## cnm_top
module cnm_top (
    input  logic               clk,
    input  logic               rst,
    input  logic               in_valid,
    input  logic signed [7:0]  rea,
    input  logic signed [7:0]  ima,
    input  logic signed [7:0]  req,
    input  logic signed [7:0]  imq,
    output logic               out_valid,
    output logic signed [15:0] rep,
    output logic signed [15:0] imp
);
    logic signed [7:0]  rea_r, ima_r, req_r, imq_r;
    logic               valid_r;
    logic signed [15:0] rep_c, imp_c;
    cnm cnm (.rep(rep_c), .imp(imp_c), .rea(rea_r), .ima(ima_r), .req(req_r), .imq(imq_r));
    always_ff @(posedge clk) begin
        rea_r <= rea;
        ima_r <= ima;
        req_r <= req;
        imq_r <= imq;
        rep   <= rep_c;
        imp   <= imp_c;
        if (rst) begin
            valid_r   <= 1'b0;
            out_valid <= 1'b0;
        end else begin
            valid_r   <= in_valid;
            out_valid <= valid_r;
        end
    end
endmodule
clock: 4.54 ns
lec_check: 0
cap_margin: 5
cell_pad_in_sites_detail_placement: 1
core_margin: 7
core_utilization: 68
cts_cluster_size: 17
gpl_routability_driven: 0
gpl_timing_driven: 1
max_routing_layer: met4
min_routing_layer: met2
place_density_lb_addon: 0.3
slew_margin: 40
tns_end_percent: 35
run.sh (not shown) runs the stock make flow with config.mk's settings and CLKGATE_MAP_FILE=.
The first run ended with an error in detailed placement (3_5_place_dp).
Next try:
CAP_MARGIN = 20   (was 5)
CELL_PAD_IN_SITES_DETAIL_PLACEMENT = default   (was 1)
CORE_MARGIN = 2   (was 7)
CORE_UTILIZATION = 45   (was 68)
CTS_CLUSTER_SIZE = default   (was 17)
GPL_ROUTABILITY_DRIVEN = default   (was 0)
GPL_TIMING_DRIVEN = default   (was 1)
MAX_ROUTING_LAYER = default   (was met4)
MIN_ROUTING_LAYER = default   (was met2)
PLACE_DENSITY_LB_ADDON = default   (was 0.3)
SLEW_MARGIN = 20   (was 40)
TNS_END_PERCENT = default   (was 35)
clock period = 6.85 ns   (was 4.54 ns; I/O delays follow)
After rerunning: This time the run finished clean; synthesized area is unchanged; die size rose by 30%; synthesized cell count is unchanged.
Next try:
CORE_UTILIZATION = 40   (was 45)
=>
- critical path depth decreases by 2
- maximum frequency rises by about 0.5%
- sequential share of layout area climbs by 0.24 points
Next try:
CTS_CLUSTER_SIZE = 84   (was default)
SETUP_SLACK_MARGIN = 0.07   (was default)
clock period = 7.0 ns   (was 6.85 ns; I/O delays follow)
Cell count decreases by 2.3%.
Routed wire length decreases by about 1%.
Critical path depth decreases by 4.
Final area decreases by about 3%.
Maximum frequency stays flat.
Worst hold slack degrades by 0.0039 ns.
Utilization decreases by 1.6 points.
Next try:
CTS_CLUSTER_SIZE = default   (was 84)
SETUP_SLACK_MARGIN = default   (was 0.07)
Routed wire length shrinks by 2.7%.
First-iteration DRC count goes up by 0.85%.
Non-clock buffer count goes down by 22.
Worst setup slack gets worse by 0.075 ns.
Final area came out lower by 3.5%.
Synthesized area does not change.
Die size stays the same.

---

cnm_top again, from the RTL that the note above started with.
## cnm_top
module cnm_top (
    input  logic               clk,
    input  logic               rst,
    input  logic               in_valid,
    input  logic signed [7:0]  rea,
    input  logic signed [7:0]  ima,
    input  logic signed [7:0]  req,
    input  logic signed [7:0]  imq,
    output logic               out_valid,
    output logic signed [15:0] rep,
    output logic signed [15:0] imp
);
make LEC_CHECK=0 CAP_MARGIN=0 CELL_PAD_IN_SITES_DETAIL_PLACEMENT=0 CORE_ASPECT_RATIO=0.88 CORE_MARGIN=2 CORE_UTILIZATION=72 CTS_CLUSTER_SIZE=36 GPL_TIMING_DRIVEN=1 PLACE_DENSITY_LB_ADDON=0.0 SLEW_MARGIN=40 TNS_END_PERCENT=20 finish   # period 6.9 ns
The first run finished but fails on negative setup slack.
Rerun with:
--- a/flow/config.mk
+++ b/flow/config.mk
@@ -9,8 +9,8 @@
 export CELL_PAD_IN_SITES_DETAIL_PLACEMENT = 0
-export CORE_ASPECT_RATIO = 0.88
 export CORE_MARGIN = 2
-export CORE_UTILIZATION = 72
-export CTS_CLUSTER_SIZE = 36
+export CORE_UTILIZATION = 65
+export CTS_CLUSTER_SIZE = 73
 export GPL_TIMING_DRIVEN = 1
-export PLACE_DENSITY_LB_ADDON = 0.0
+export PLACE_DENSITY_LB_ADDON = 0.01
+export SETUP_SLACK_MARGIN = 1.19
 export SLEW_MARGIN = 40
==> flow/constraint.sdc (replaced) <==
create_clock -name core_clock -period 7.29 [get_ports {clk}]
set_input_delay 1.4580 -clock core_clock [delete_from_list [all_inputs] [get_ports {clk}]]
set_output_delay 1.4580 -clock core_clock [all_outputs]
set_load 0.01 [all_outputs]
Result: The changed run completed with no timing, DRC or antenna violations; register-to-register slack gets better by 0.86 ns; wire length goes down by 10%; maximum frequency is higher by 6.9%; worst setup slack gains 0.86 ns; die area came out higher by 10%.
Rerun with:
--- a/flow/config.mk
+++ b/flow/config.mk
@@ -7,10 +7,12 @@
 export LEC_CHECK = 0
+export ABC_AREA = 1
 export CAP_MARGIN = 0
 export CELL_PAD_IN_SITES_DETAIL_PLACEMENT = 0
-export CORE_MARGIN = 2
-export CORE_UTILIZATION = 65
-export CTS_CLUSTER_SIZE = 73
+export CORE_ASPECT_RATIO = 0.5
+export CORE_MARGIN = 5
+export CORE_UTILIZATION = 41
+export CTS_CLUSTER_DIAMETER = 170
+export CTS_CLUSTER_SIZE = 99
 export GPL_TIMING_DRIVEN = 1
 export PLACE_DENSITY_LB_ADDON = 0.01
-export SETUP_SLACK_MARGIN = 1.19
 export SLEW_MARGIN = 40
==> flow/constraint.sdc (replaced) <==
create_clock -name core_clock -period 4.54 [get_ports {clk}]
set_input_delay 0.9080 -clock core_clock [delete_from_list [all_inputs] [get_ports {clk}]]
set_output_delay 0.9080 -clock core_clock [all_outputs]
set_load 0.01 [all_outputs]
=> With this change the flow finished but failed the layout checks on negative setup slack. Area after synthesis rises by roughly a tenth. Die size went up by well over a third. Wire length rose by roughly a tenth. Worst hold slack degrades by 0.067 ns. Register-to-register slack gets worse by 2.1 ns.
Rerun with:
==> flow/config.mk (replaced) <==
export PLATFORM = sky130hd
export DESIGN_NAME = cnm_top
export DESIGN_NICKNAME = cnm_top
export VERILOG_FILES = /design/flow/design.v
export SDC_FILE = /design/flow/constraint.sdc
export NUM_CORES = 4
export LEC_CHECK = 0
export CAP_MARGIN = 5
export CELL_PAD_IN_SITES_DETAIL_PLACEMENT = 1
export CORE_MARGIN = 7
export CORE_UTILIZATION = 68
export CTS_CLUSTER_SIZE = 17
export GPL_TIMING_DRIVEN = 1
export MAX_ROUTING_LAYER = met4
export PLACE_DENSITY_LB_ADDON = 0.01
export SETUP_SLACK_MARGIN = 1.19
export SLEW_MARGIN = 40
export TNS_END_PERCENT = 50
Outcome:
- The new run stopped in detailed placement (DPL-0033)
- synthesized area falls by 8.3%
- die size drops by 40%
- synthesized cell count falls by 24%
Rerun with:
==> flow/config.mk (replaced) <==
export PLATFORM = sky130hd
export DESIGN_NAME = cnm_top
export DESIGN_NICKNAME = cnm_top
export VERILOG_FILES = /design/flow/design.v
export SDC_FILE = /design/flow/constraint.sdc
export NUM_CORES = 4
export LEC_CHECK = 0
export CAP_MARGIN = 20
export CORE_MARGIN = 2
export CORE_UTILIZATION = 68
export CTS_CLUSTER_SIZE = 27
export SLEW_MARGIN = 20
==> flow/constraint.sdc (replaced) <==
create_clock -name core_clock -period 2.21 [get_ports {clk}]
set_input_delay 0.4420 -clock core_clock [delete_from_list [all_inputs] [get_ports {clk}]]
set_output_delay 0.4420 -clock core_clock [all_outputs]
set_load 0.01 [all_outputs]
Effect: With this change the flow died in clock tree synthesis with DPL-0038; synthesized cell count is unchanged; area after synthesis does not change; die size came out lower by 13%.
Rerun with:
--- a/flow/config.mk
+++ b/flow/config.mk
@@ -9,4 +9,4 @@
 export CORE_MARGIN = 2
-export CORE_UTILIZATION = 68
-export CTS_CLUSTER_SIZE = 27
+export CORE_UTILIZATION = 66
+export CTS_CLUSTER_DIAMETER = 41
 export SLEW_MARGIN = 20
==> flow/constraint.sdc (replaced) <==
create_clock -name core_clock -period 6.54 [get_ports {clk}]
set_input_delay 1.3080 -clock core_clock [delete_from_list [all_inputs] [get_ports {clk}]]
set_output_delay 1.3080 -clock core_clock [all_outputs]
set_load 0.01 [all_outputs]
After rerunning: With this change the flow finished but failed the layout checks on negative setup slack; die area increases by 2.9%; synthesized area does not change; synthesized cell count does not change.
